==> 10-18: inputs <==
Design cpu, start of the top module:
module cpu(
    input clk,
    input reset,
    output [7:0] address,
    input [7:0] from_memory,
    output write,
    output [7:0] to_memory
);
==> flow/config.mk <==
export PLATFORM = sky130hd
export DESIGN_NAME = cpu
export DESIGN_NICKNAME = cpu
export VERILOG_FILES = /design/flow/design.v
export SDC_FILE = /design/flow/constraint.sdc
export NUM_CORES = 4
export LEC_CHECK = 0
export ABC_AREA = 0
export CAP_MARGIN = 20
export CELL_PAD_IN_SITES_GLOBAL_PLACEMENT = 0
export CORE_MARGIN = 2
export CORE_UTILIZATION = 72
export CTS_CLUSTER_DIAMETER = 176
export CTS_CLUSTER_SIZE = 99
export MAX_ROUTING_LAYER = met4
export MIN_ROUTING_LAYER = met1
export PLACE_DENSITY = 0.41
export SETUP_SLACK_MARGIN = -0.26
export SLEW_MARGIN = 20
==> flow/constraint.sdc <==
create_clock -name core_clock -period 3.48 [get_ports {clk}]
set_input_delay 0.6960 -clock core_clock [delete_from_list [all_inputs] [get_ports {clk}]]
set_output_delay 0.6960 -clock core_clock [all_outputs]
set_load 0.01 [all_outputs]
run.sh (not shown) runs the stock make flow with config.mk's settings and CLKGATE_MAP_FILE=.
==> 06-10 (differences from 10-18) <==
==> flow/config.mk (replaced) <==
export PLATFORM = sky130hd
export DESIGN_NAME = cpu
export DESIGN_NICKNAME = cpu
export VERILOG_FILES = /design/flow/design.v
export SDC_FILE = /design/flow/constraint.sdc
export NUM_CORES = 4
export LEC_CHECK = 0
export ABC_AREA = 0
export CAP_MARGIN = 20
export CELL_PAD_IN_SITES_GLOBAL_PLACEMENT = 0
export CORE_ASPECT_RATIO = 0.53
export CORE_MARGIN = 10
export CORE_UTILIZATION = 54
export CTS_CLUSTER_SIZE = 93
export GPL_ROUTABILITY_DRIVEN = 0
export MAX_ROUTING_LAYER = met4
export MIN_ROUTING_LAYER = met2
export PLACE_DENSITY = 0.89
export SLEW_MARGIN = 20
export TNS_END_PERCENT = 35
==> flow/constraint.sdc (replaced) <==
create_clock -name core_clock -period 5.29 [get_ports {clk}]
set_input_delay 1.0580 -clock core_clock [delete_from_list [all_inputs] [get_ports {clk}]]
set_output_delay 1.0580 -clock core_clock [all_outputs]
set_load 0.01 [all_outputs]
==> qor summary <==
metric                                                                 06-10                           10-18
Result of the run                                     stopped before the end          stopped before the end
Stage where the flow stopped                        global routing (5_1_grt)  clock tree synthesis (4_1_cts)
Area of the chip                                                 26530 sq um                     16120 sq um
Ys flops                                                                 176                             176
Std cell rows                                                             37                              44
Cell area after placement                                        11600 sq um                     13090 sq um
Unique cell type count in the Yosys netlist                               82                              82
Total instance count after detailed placement                           1313                            1400
Number of synthesis warnings                                               4                               4
Main flop type after synthesis                     sky130_fd_sc_hd__edfxtp_1       sky130_fd_sc_hd__edfxtp_1
Starting Density                                                      55.60%                          74.35%
Overall die width                                                   215.0 um                        127.0 um
Placement Setup Slack                                             -0.1020 ns                       -1.432 ns
Die height                                                          123.4 um                        127.0 um
Core region area                                                 19580 sq um                     14640 sq um
And+or+nand+nor area frac                                             15.42%                          15.42%
Detail Placement HPWL                                               26.95 mm                        29.62 mm
Async set or reset register ratio after synthesis                     18.18%                          18.18%


==> run R: inputs <==
cpu again, from the RTL that the note above started with.
==> flow/config.mk <==
export PLATFORM = sky130hd
export DESIGN_NAME = cpu
export DESIGN_NICKNAME = cpu
export VERILOG_FILES = /design/flow/design.v
export SDC_FILE = /design/flow/constraint.sdc
export NUM_CORES = 4
export LEC_CHECK = 0
export CAP_MARGIN = 20
export CELL_PAD_IN_SITES_DETAIL_PLACEMENT = 1
export CELL_PAD_IN_SITES_GLOBAL_PLACEMENT = 0
export CORE_ASPECT_RATIO = 1.4
export CORE_MARGIN = 4
export CORE_UTILIZATION = 17
export CTS_CLUSTER_DIAMETER = 333
export MAX_ROUTING_LAYER = met4
export MIN_ROUTING_LAYER = met2
export PLACE_DENSITY = 0.68
export SLEW_MARGIN = 20
==> flow/constraint.sdc <==
create_clock -name core_clock -period 4.72 [get_ports {clk}]
set_input_delay 0.9440 -clock core_clock [delete_from_list [all_inputs] [get_ports {clk}]]
set_output_delay 0.9440 -clock core_clock [all_outputs]
set_load 0.01 [all_outputs]
==> run Z: changes against run R <==
- ABC_AREA: default -> 1
- CELL_PAD_IN_SITES_DETAIL_PLACEMENT: 1 -> default
- CELL_PAD_IN_SITES_GLOBAL_PLACEMENT: 0 -> default
- CORE_ASPECT_RATIO: 1.4 -> default
- CORE_MARGIN: 4 -> 2
- CORE_UTILIZATION: 17 -> 68
- CTS_CLUSTER_DIAMETER: 333 -> default
- MAX_ROUTING_LAYER: met4 -> default
- MIN_ROUTING_LAYER: met2 -> default
- PLACE_DENSITY: 0.68 -> default
==> flow/constraint.sdc (replaced) <==
create_clock -name core_clock -period 4.5 [get_ports {clk}]
set_input_delay 0.9000 -clock core_clock [delete_from_list [all_inputs] [get_ports {clk}]]
set_output_delay 0.9000 -clock core_clock [all_outputs]
set_load 0.01 [all_outputs]
==> run X: changes against run R <==
- CAP_MARGIN: 20 -> 30
- CELL_PAD_IN_SITES_DETAIL_PLACEMENT: 1 -> 0
- CELL_PAD_IN_SITES_GLOBAL_PLACEMENT: 0 -> 2
- CORE_ASPECT_RATIO: 1.4 -> default
- CORE_MARGIN: 4 -> 2
- CORE_UTILIZATION: 17 -> 66
- CTS_CLUSTER_DIAMETER: 333 -> 265
- CTS_CLUSTER_SIZE: default -> 53
- MIN_ROUTING_LAYER: met2 -> default
- PLACE_DENSITY: 0.68 -> default
- PLACE_DENSITY_LB_ADDON: default -> 0.17
- SETUP_SLACK_MARGIN: default -> 0.03
- TNS_END_PERCENT: default -> 60
==> flow/constraint.sdc (replaced) <==
create_clock -name core_clock -period 9.35 [get_ports {clk}]
set_input_delay 1.8700 -clock core_clock [delete_from_list [all_inputs] [get_ports {clk}]]
set_output_delay 1.8700 -clock core_clock [all_outputs]
set_load 0.01 [all_outputs]
==> flow report <==
=============================================
Cell Type Count                            82
Final setup margin                 -0.5166 ns
Critical-path cell list          buf_4, buf_4, nor3b_1, o21ai_1, a31oi_4, a22oi_2, inv_2, ha_4, a221oi_2, buf_4, buf_4, fa_2, a21o_1, a21o_1, a21o_1, a21oi_2, xnor2_1, a221o_1, o211ai_1, a21boi_4, buf_12, clkbuf_16, buf_12, o21ai_1
Final setup violation count               104
Layout check faults              negative setup slack
Run status                       failed layout checks
Cell family with most CP delay   AND-OR/OR-AND gates
Seq_cells                                 176
=============================================
That was run R.
==> flow report <==
================================================================
Data arrival time of the worst path                      3.49 ns
Critical-path cell list                             buf_4, inv_4, nand3_4, clkinv_2, nand2_4, nand2_8, nand2_8, buf_12, buf_4, nand2_1, o21ai_0, o21ai_0, o211ai_1, nand2_2, nand2_1, o21ai_2, clkdlybuf4s50_1
Count of hold buffers inserted by post-cts repair              0
Worst Setup Start Kind                                 flip-flop
Run status                      no timing/DRC/antenna violations
Cell family with most CP delay                      buffers and inverters
Row count                                                     48
================================================================
That was run Z.
==> flow report <==
=======================================================================
Last stage                                                 global placement without I/O
Run status                                                 did not finish
Floorplan die width                                            132.4 µm
Top cell types by occurrence after synthesis               nor2_1, edfxtp_1, nand2_1, o21ai_0, a21oi_1
Post-synthesis cell type with the largest instance count         nor2_1
Post-Synthesis Mean Instance Area                             10.56 µm²
Most used flip-flop cell after synthesis                       edfxtp_1
First reported error                                       [ERROR FLW-0024] Place density exceeds 1.0 (current PLACE_DENSITY_LB_ADDON =  0.17). Please check if the value of  PLACE_DENSITY_LB_ADDON is between 0 and 0.99.
Dominant kind of combinational cell                        AND-OR/OR-AND gates
Post-synth top area cell                                       edfxtp_1
Cell Type Count                                                      82
Async set or reset register ratio after synthesis                18.18%
Synth Area in Compound Gates                                     16.42%
=======================================================================
That was run X.


==> inputs of trial 18 <==
==> flow/design.v <==
module ALU(
    input [7:0] reg_data_A,      
    input [7:0] reg_data_B,
    input [3:0] ALU_Sel,
    output reg [3:0] NZVC,   
    output reg [7:0] Result
);
    reg [8:0] temp;   
	localparam ADD = 4'd0, SUB = 4'd1,
			LAND= 4'd2, LOR = 4'd3,
			BAND= 4'd4, BOR = 4'd5, XOR = 4'd6,
			INC = 4'd7, DEC = 4'd8;
	always @* begin
        {Result, temp, NZVC} = {8'b0, 9'b0, 4'b0};
        case(ALU_Sel)
            ADD: temp = {1'b0, reg_data_A} + {1'b0, reg_data_B};                         
            SUB: temp = {1'b0, reg_data_A} - {1'b0, reg_data_B};            				  
            LAND: Result = reg_data_A != 0 && reg_data_B != 0 ? 8'h01 : 8'h00;           
            LOR: Result = reg_data_A != 0 || reg_data_B != 0 ? 8'h01 : 8'h00;             
            BAND: Result = reg_data_A & reg_data_B;            									 
            BOR: Result = reg_data_A | reg_data_B;                                        
            XOR: Result = reg_data_A ^ reg_data_B;                                        
            INC: temp = {1'b0, reg_data_A} + 9'b1;                                        
            DEC: temp = {1'b0, reg_data_A} - 9'b1;                                       
        endcase
		if (ALU_Sel==ADD || ALU_Sel==SUB || ALU_Sel==INC || ALU_Sel==DEC)
				Result = temp[7:0];
		NZVC[3] = Result[7];                  
        NZVC[2] = ~|Result;                   
        if (ALU_Sel==ADD || ALU_Sel==INC) begin
            NZVC[1] = (reg_data_A[7]^Result[7]) & ~(reg_data_A[7]^reg_data_B[7]);  
            NZVC[0] = temp[8];                                                     
        end
        else if (ALU_Sel==SUB || ALU_Sel==DEC) begin
            NZVC[1] = (reg_data_A[7]^Result[7]) &  (reg_data_A[7]^reg_data_B[7]);  
            NZVC[0] = temp[8];                                                     
        end
    end
endmodule
module register_file(
    input clk,
    input reset,
    input [3:0] read_addr_A,
    input [3:0] read_addr_B,
    input [3:0] write_addr,
    input [7:0] write_data,
    input write_enable,
    output [7:0] read_data_A,
    output [7:0] read_data_B
);
    reg [7:0] registers [0:15];
    integer i;
    always @(posedge clk) begin
        if (!reset) begin
            for (i = 0; i < 16; i = i + 1) begin
                registers[i] <= 8'h00;
            end
        end else if (write_enable) begin
            registers[write_addr] <= write_data;
        end
    end
    assign read_data_A = registers[read_addr_A];
    assign read_data_B = registers[read_addr_B];   
endmodule
module data_path (
    input  logic        clk,
    input  logic        reset,
    input  logic        IR_Load,
    input  logic        MAR_Load,
    input  logic        PC_Load,
    input  logic        PC_Inc,
    input  logic        CCR_Load,
    input  logic [1:0]  Bus1_Sel,
    input  logic [2:0]  Bus2_Sel,
    input  logic        addr_sel,         
	 input  logic [3:0]  ALU_Sel,
    input  logic [7:0]  from_memory,
    input  logic [7:0]  alu_result,
    input  logic [7:0]  reg_data_A,
    input  logic [7:0]  reg_data_B,
    input  logic [3:0]  NZVC,
    input  logic [7:0]  immediate_value, 
    input  logic [7:0]  address_value, 
    output logic [7:0]  address,
    output logic [7:0]  to_memory,
    output logic [7:0]  bus2_data,        
    output logic [3:0]  CCR_Result,
    output logic [7:0]  IR                
);
    logic [7:0] PC, MAR, IR_reg;
    logic [3:0] CCR;
	 logic [7:0] BUS1;
	 logic [7:0] BUS2;
    assign BUS1 = (Bus1_Sel == 2'd0) ? PC         :
                       (Bus1_Sel == 2'd1) ? reg_data_A :
                                           reg_data_B;
    assign BUS2 = (Bus2_Sel == 3'd0) ? alu_result     :
                       (Bus2_Sel == 3'd1) ? BUS1           :
                       (Bus2_Sel == 3'd2) ? from_memory    :
                       (Bus2_Sel == 3'd3) ? immediate_value:  
                       (Bus2_Sel == 3'd4) ? address_value  : 8'h00;
    assign bus2_data = BUS2;  
    always_ff @(posedge clk or negedge reset) begin
        if (!reset) begin
            PC      <= 8'h00;
            MAR     <= 8'h00;
            IR_reg  <= 8'h00;
            CCR     <= 4'h0;
        end
        else begin
            if (IR_Load) IR_reg <= BUS2;
            if (MAR_Load) MAR   <= BUS2;
            if (PC_Load)        PC <= BUS2;
            else if (PC_Inc)    PC <= PC + 1;
            if (CCR_Load)       CCR <= NZVC;
        end
    end
    assign IR       = IR_reg;
    assign address  = (addr_sel) ? MAR : PC;   
    assign to_memory= BUS1;
    assign CCR_Result = CCR;
endmodule
module control_unit (
    input logic clk,
    input logic reset,
    input logic [7:0] IR,
    input logic [7:0] from_memory,
    input logic [3:0] CCR_Result,
    output logic IR_Load,
    output logic MAR_Load,
    output logic PC_Load,
    output logic PC_Inc,
    output logic [3:0] reg_read_addr_A,
    output logic [3:0] reg_read_addr_B,
    output logic [3:0] reg_write_addr,
    output logic reg_write_enable,
    output logic [3:0] ALU_Sel,
    output logic CCR_Load,
    output logic [2:0] Bus2_Sel,
    output logic [1:0] Bus1_Sel,
    output logic ALU_B_Sel,
    output logic write,
    output logic [7:0] immediate_out,
    output logic [7:0] address_out,
    output logic addr_sel
);
    typedef enum logic [2:0] {
        FETCH, DECODE, EXECUTE, LOADSTORE, DATA, BRANCH
    } state_t;
    state_t state, next;
    logic [3:0] cycle_count;
    logic [7:0] reg_operand_1, reg_operand_2;
    logic LoadStoreOP, DataOP, BranchOP;
    always_ff @(posedge clk) begin
        if (state==FETCH && cycle_count==3) reg_operand_1 <= from_memory;  
        if (state==FETCH && cycle_count==5) reg_operand_2 <= from_memory;  
    end
    assign immediate_out = (IR[7:4]==4'h2) ? reg_operand_1 : reg_operand_2;
    assign address_out   = reg_operand_2;
    always_ff @(posedge clk or negedge reset) begin
        if (!reset) begin
            state <= FETCH;
            cycle_count <= 4'd0;
        end else if (state != next) begin
				 state <= next;
				 cycle_count <= 4'd0;
			end else
				 cycle_count <= cycle_count + 4'd1;
	 end
    always_comb begin
        next = state;
        unique case (state)
            FETCH: if (cycle_count==4'd5)
                        next = DECODE;
            DECODE: next = EXECUTE;
            EXECUTE: case(IR[7:4])
                          4'h8 : next = LOADSTORE;
                          4'h9 : next = DATA;
                          4'hA : next = LOADSTORE;
                          4'h2 : next = BRANCH;
                          default : next = FETCH;
                       endcase
            LOADSTORE: if ( (IR==8'h80) || cycle_count==3'd2)
							next = FETCH;
            DATA:      if (cycle_count==3'd0)
                            next = FETCH;
            BRANCH:    if (cycle_count==3'd1)
                            next = FETCH;
            default:   next = FETCH;
        endcase
    end
    typedef logic [24:0] ctrl_t;   
	 ctrl_t ctrl;
    function automatic ctrl_t CTL (
        input logic         a_sel, b_sel, wr, ccr_load, reg_we,
        input logic [3:0]   alu, reg_wa,
        input logic [1:0]   b1,
        input logic [2:0]   b2,
        input logic         pc_inc, pc_load, mar_load, ir_load
    );
        CTL = {a_sel, b_sel, wr, ccr_load, reg_we,
                alu, reg_wa, b1, b2, pc_inc, pc_load,
                mar_load, ir_load};
    endfunction
    localparam ctrl_t
        C_NOP  = CTL(1'b0,1'b0,1'b0,1'b0,1'b0, 4'd0,4'd0, 2'd0,3'd0, 1'b0,1'b0,1'b0,1'b0),
        CF0    = CTL(1'b0,1'b0,1'b0,1'b0,1'b0, 4'd0,4'd0, 2'd0,3'b001, 1'b0,1'b0,1'b1,1'b0),
        CF1    = CTL(1'b0,1'b0,1'b0,1'b0,1'b0, 4'd0,4'd0, 2'd0,3'b010, 1'b1,1'b0,1'b0,1'b1),
        CF2    = CF0,
        CF3    = CTL(1'b0,1'b0,1'b0,1'b0,1'b0, 4'd0,4'd0, 2'd0,3'b010, 1'b1,1'b0,1'b0,1'b0),
        CF4    = CF0,
        CF5    = CF3;
    function automatic ctrl_t INC_and_DEC (input logic inc, input logic [3:0] r);
        INC_and_DEC = CTL(1'b1, 1'b0,           
                   1'b1, 1'b1, 1'b1,         
                   inc ? 4'd7 : 4'd8,   
                   r,
                   2'd1, 3'd0,      
                   1'b0,1'b0,1'b0,1'b0);
    endfunction
    function automatic ctrl_t decode(
        input state_t       state,
        input logic [2:0]   cycle_count,
        input logic [7:0]   ir
    );
        ctrl_t c;
        logic [3:0] alu;
        logic pc_load;
        c = C_NOP;
         unique case (state)
            FETCH: case (cycle_count)
                    4'd0: c = CF0;
                    4'd1: c = CF1;
                    4'd2: c = CF2;
                    4'd3: c = CF3;
                    4'd4: c = CF4;
                    4'd5: c = CF5;
                endcase
            LOADSTORE: begin
                if ((ir==8'h80) && (cycle_count==3'b0)) begin               
                    c = CTL(1'b0,1'b0,1'b0,1'b0,1'b1, 4'd0, reg_operand_1[3:0], 2'd0,3'b011,1'b0,1'b0,1'b0,1'b0);
                end
                else if ((ir[7:4]==4'hA) && (cycle_count==3'b0)) begin      
                    c = CTL(1'b0,1'b0,1'b0,1'b0,1'b0, 4'd0,4'd0, 2'd0,3'b001, 1'b0,1'b0,1'b1,1'b0);
                end
                else if ((ir[7:4]==4'hA) && (cycle_count==3'd2)) begin                  
                    c = INC_and_DEC(ir==8'hA0, reg_operand_1[3:0]);
                end
            end
            DATA: if (cycle_count==4'd0) begin
                case (ir[2:0])
                    3'b000: alu = 4'd0;    
                    3'b001: alu = 4'd1;    
                    3'b010: alu = 4'd4;    
                    3'b011: alu = 4'd5;    
                    3'b100: alu = 4'd6;    
                    default: alu = 4'd0;
                endcase
                c = CTL(1'b0,1'b0,1'b0,1'b1,1'b1, alu, reg_operand_1[3:0], 2'd1, 3'd0, 1'b0,1'b0,1'b0,1'b0);
            end
            BRANCH: begin
                if (cycle_count==4'd0)
                    c = CTL(1'b1,1'b1,1'b0,1'b0,1'b0, 4'd0,4'd0, 2'd0,3'd0, 1'b0,1'b0,1'b0,1'b0);
                if (cycle_count==4'd1) begin
                    case (ir[2:0])
                        3'b000: pc_load = 1'b1;               
                        3'b011: pc_load = ~CCR_Result[2];     
                        3'b100: pc_load =  CCR_Result[2];     
                        default: pc_load = 1'b0;
                    endcase
                    c = CTL(1'b0,1'b0,1'b0,1'b0,1'b0, 4'd0,4'd0, 2'd0,3'd0, 1'b0, pc_load, 1'b0,1'b0);
                end
            end
            DECODE: ;
            EXECUTE: ;
            default: ;
        endcase
        decode = c;
    endfunction
    always_comb ctrl = decode(state, cycle_count, IR);
    assign { addr_sel, ALU_B_Sel, write, CCR_Load, reg_write_enable,
             ALU_Sel,
             reg_write_addr,
             Bus1_Sel, Bus2_Sel,
             PC_Inc, PC_Load, MAR_Load, IR_Load } = ctrl;
    assign reg_read_addr_A = (state==DATA || (state==LOADSTORE && IR[7:4]==4'hA)) ? reg_operand_1[3:0] : 4'd0;
    assign reg_read_addr_B = (state==DATA) ? reg_operand_2[3:0] : 4'd0;
endmodule
module cpu(
    input clk,
    input reset,
    output [7:0] address,
    input [7:0] from_memory,
    output write,
    output [7:0] to_memory
);
    wire        IR_Load;
    wire [7:0]  IR;
    wire        MAR_Load;
    wire        PC_Load;
    wire        PC_Inc;
    wire [3:0]  ALU_Sel;
    wire [3:0]  CCR_Result;
    wire        CCR_Load;
    wire [2:0]  Bus2_Sel;
    wire [1:0]  Bus1_Sel;
    wire [7:0]  immediate_value;
    wire [7:0]  address_value;
    wire        ALU_B_Sel;
    wire        addr_sel;        
    wire [3:0] reg_read_addr_A, reg_read_addr_B, reg_write_addr;
    wire [7:0] reg_read_data_A, reg_read_data_B, reg_write_data;
    wire reg_write_enable;
    wire [7:0] alu_result;
    wire [3:0] NZVC;
    control_unit control_unit1 (
        .clk(clk),
        .reset(reset),
        .IR_Load(IR_Load),
        .IR(IR),
        .MAR_Load(MAR_Load),
        .PC_Load(PC_Load),
        .PC_Inc(PC_Inc),
        .reg_read_addr_A(reg_read_addr_A),
        .reg_read_addr_B(reg_read_addr_B),
        .reg_write_addr(reg_write_addr),
        .reg_write_enable(reg_write_enable),
        .ALU_Sel(ALU_Sel),
        .CCR_Result(CCR_Result),
        .CCR_Load(CCR_Load),
        .Bus2_Sel(Bus2_Sel),
        .Bus1_Sel(Bus1_Sel),
        .ALU_B_Sel(ALU_B_Sel),
        .write(write),
        .from_memory(from_memory),
        .immediate_out(immediate_value),
        .address_out(address_value),
        .addr_sel(addr_sel)
    );
    data_path data_path1 (
        .clk(clk),
        .reset(reset),
        .IR_Load(IR_Load),
        .IR(IR),
        .MAR_Load(MAR_Load),
        .address(address),
        .PC_Load(PC_Load),
        .PC_Inc(PC_Inc),
        .ALU_Sel(ALU_Sel),
        .CCR_Result(CCR_Result),
        .CCR_Load(CCR_Load),
        .Bus2_Sel(Bus2_Sel),
        .Bus1_Sel(Bus1_Sel),
        .from_memory(from_memory),
        .to_memory(to_memory),
        .bus2_data(reg_write_data),
        .alu_result(alu_result),
        .reg_data_A(reg_read_data_A),
        .reg_data_B(reg_read_data_B),
        .NZVC(NZVC),
        .immediate_value(immediate_value),
        .address_value(address_value),
        .addr_sel(addr_sel)
    );
    register_file reg_file (
        .clk(clk),
        .reset(reset),
        .read_addr_A(reg_read_addr_A),
        .read_addr_B(reg_read_addr_B),
        .write_addr(reg_write_addr),
        .write_data(reg_write_data),
        .write_enable(reg_write_enable),
        .read_data_A(reg_read_data_A),
        .read_data_B(reg_read_data_B)
    );
    ALU alu1 (
        .reg_data_A(reg_read_data_A),
        .reg_data_B(reg_read_data_B),
        .ALU_Sel(ALU_Sel),
        .NZVC(NZVC),
        .Result(alu_result)
    );
endmodule
==> flow/run.sh <==
#!/bin/bash
# the make line also repeats each setting of config.mk as NAME=value (left out here)
make -C /OpenROAD-flow-scripts/flow DESIGN_CONFIG=/design/flow/config.mk WORK_HOME=/design/flow/orfs CLKGATE_MAP_FILE= finish
==> flow/config.mk <==
export PLATFORM = sky130hd
export DESIGN_NAME = cpu
export DESIGN_NICKNAME = cpu
export VERILOG_FILES = /design/flow/design.v
export SDC_FILE = /design/flow/constraint.sdc
export NUM_CORES = 4
export LEC_CHECK = 0
export CAP_MARGIN = 20
export CELL_PAD_IN_SITES_DETAIL_PLACEMENT = 1
export CELL_PAD_IN_SITES_GLOBAL_PLACEMENT = 0
export CORE_ASPECT_RATIO = 1.4
export CORE_MARGIN = 4
export CORE_UTILIZATION = 36
export CTS_CLUSTER_DIAMETER = 233
export MIN_ROUTING_LAYER = met2
export PLACE_DENSITY = 0.68
export SLEW_MARGIN = 20
==> flow/constraint.sdc <==
create_clock -name core_clock -period 4.72 [get_ports {clk}]
set_input_delay 0.9440 -clock core_clock [delete_from_list [all_inputs] [get_ports {clk}]]
set_output_delay 0.9440 -clock core_clock [all_outputs]
set_load 0.01 [all_outputs]
==> inputs of build 14, as changes to trial 18 <==
==> flow/config.mk (replaced) <==
export PLATFORM = sky130hd
export DESIGN_NAME = cpu
export DESIGN_NICKNAME = cpu
export VERILOG_FILES = /design/flow/design.v
export SDC_FILE = /design/flow/constraint.sdc
export NUM_CORES = 4
export LEC_CHECK = 0
export ABC_AREA = 0
export CAP_MARGIN = 20
export CELL_PAD_IN_SITES_GLOBAL_PLACEMENT = 0
export CORE_ASPECT_RATIO = 0.5
export CORE_MARGIN = 2
export CORE_UTILIZATION = 63
export CTS_CLUSTER_DIAMETER = 221
export CTS_CLUSTER_SIZE = 99
export MAX_ROUTING_LAYER = met4
export MIN_ROUTING_LAYER = met1
export PLACE_DENSITY = 0.35
export SLEW_MARGIN = 20
export TNS_END_PERCENT = 10
==> flow/constraint.sdc (replaced) <==
create_clock -name core_clock -period 5.33 [get_ports {clk}]
set_input_delay 1.0660 -clock core_clock [delete_from_list [all_inputs] [get_ports {clk}]]
set_output_delay 1.0660 -clock core_clock [all_outputs]
set_load 0.01 [all_outputs]
==> inputs of trial 94, as changes to trial 18 <==
==> flow/config.mk (replaced) <==
export PLATFORM = sky130hd
export DESIGN_NAME = cpu
export DESIGN_NICKNAME = cpu
export VERILOG_FILES = /design/flow/design.v
export SDC_FILE = /design/flow/constraint.sdc
export NUM_CORES = 4
export LEC_CHECK = 0
export ABC_AREA = 1
export CAP_MARGIN = 20
export CORE_MARGIN = 2
export CORE_UTILIZATION = 72
export CTS_CLUSTER_DIAMETER = 369
export CTS_CLUSTER_SIZE = 98
export PLACE_DENSITY = 0.38
export SETUP_SLACK_MARGIN = 0.93
export SLEW_MARGIN = 20
==> flow/constraint.sdc (replaced) <==
create_clock -name core_clock -period 3.15 [get_ports {clk}]
set_input_delay 0.6300 -clock core_clock [delete_from_list [all_inputs] [get_ports {clk}]]
set_output_delay 0.6300 -clock core_clock [all_outputs]
set_load 0.01 [all_outputs]
==> results <==
| metric | build 14 | trial 18 | trial 94 |
|---|---|---|---|
| Result of the run | finished clean | complete, but fails checks | did not finish |
| Last stage reached | - | - | global routing (5_1_grt) |
| Violated checks | - | negative setup slack | - |
| Post-DP HPWL | 24,600 um | 30,600 um | 31,200 um |
| CTS-repair resized insts | 0 | 97 | 58 |
| Share of the final layout cell area in multi-input gates | 43.2% | 40.8% | - |
| Switching part of the total power | 47.8% | 50.0% | - |
| Detailed-routing iteration count for the pre-antenna-repair pass | 8 | 35 | - |
| Final setup skew | 0.0120 ns | 0.0255 ns | - |
| Data required time at the worst endpoint | 5.52 ns | 4.91 ns | - |
| Actual transition at the worst max-transition pin | 0.879 ns | 0.827 ns | - |
| Simple-Gate Fraction of Synth Area | 15.4% | 15.4% | 30.0% |
| Clock buffer cells | 17 | 17 | - |
| Worst slack at placement | 0.0504 ns | -0.530 ns | -0.903 ns |
| Class of the most critical setup path | reg -> reg | reg -> reg | - |
| CP startpoint kind | flop | flop | - |
| Clock-pin slew reported for the worst setup and hold paths after clock tree synthesis | 0.08 ns | 0.09 ns | - |
Power figures rest on the tool's default switching activity, not on a simulated workload.
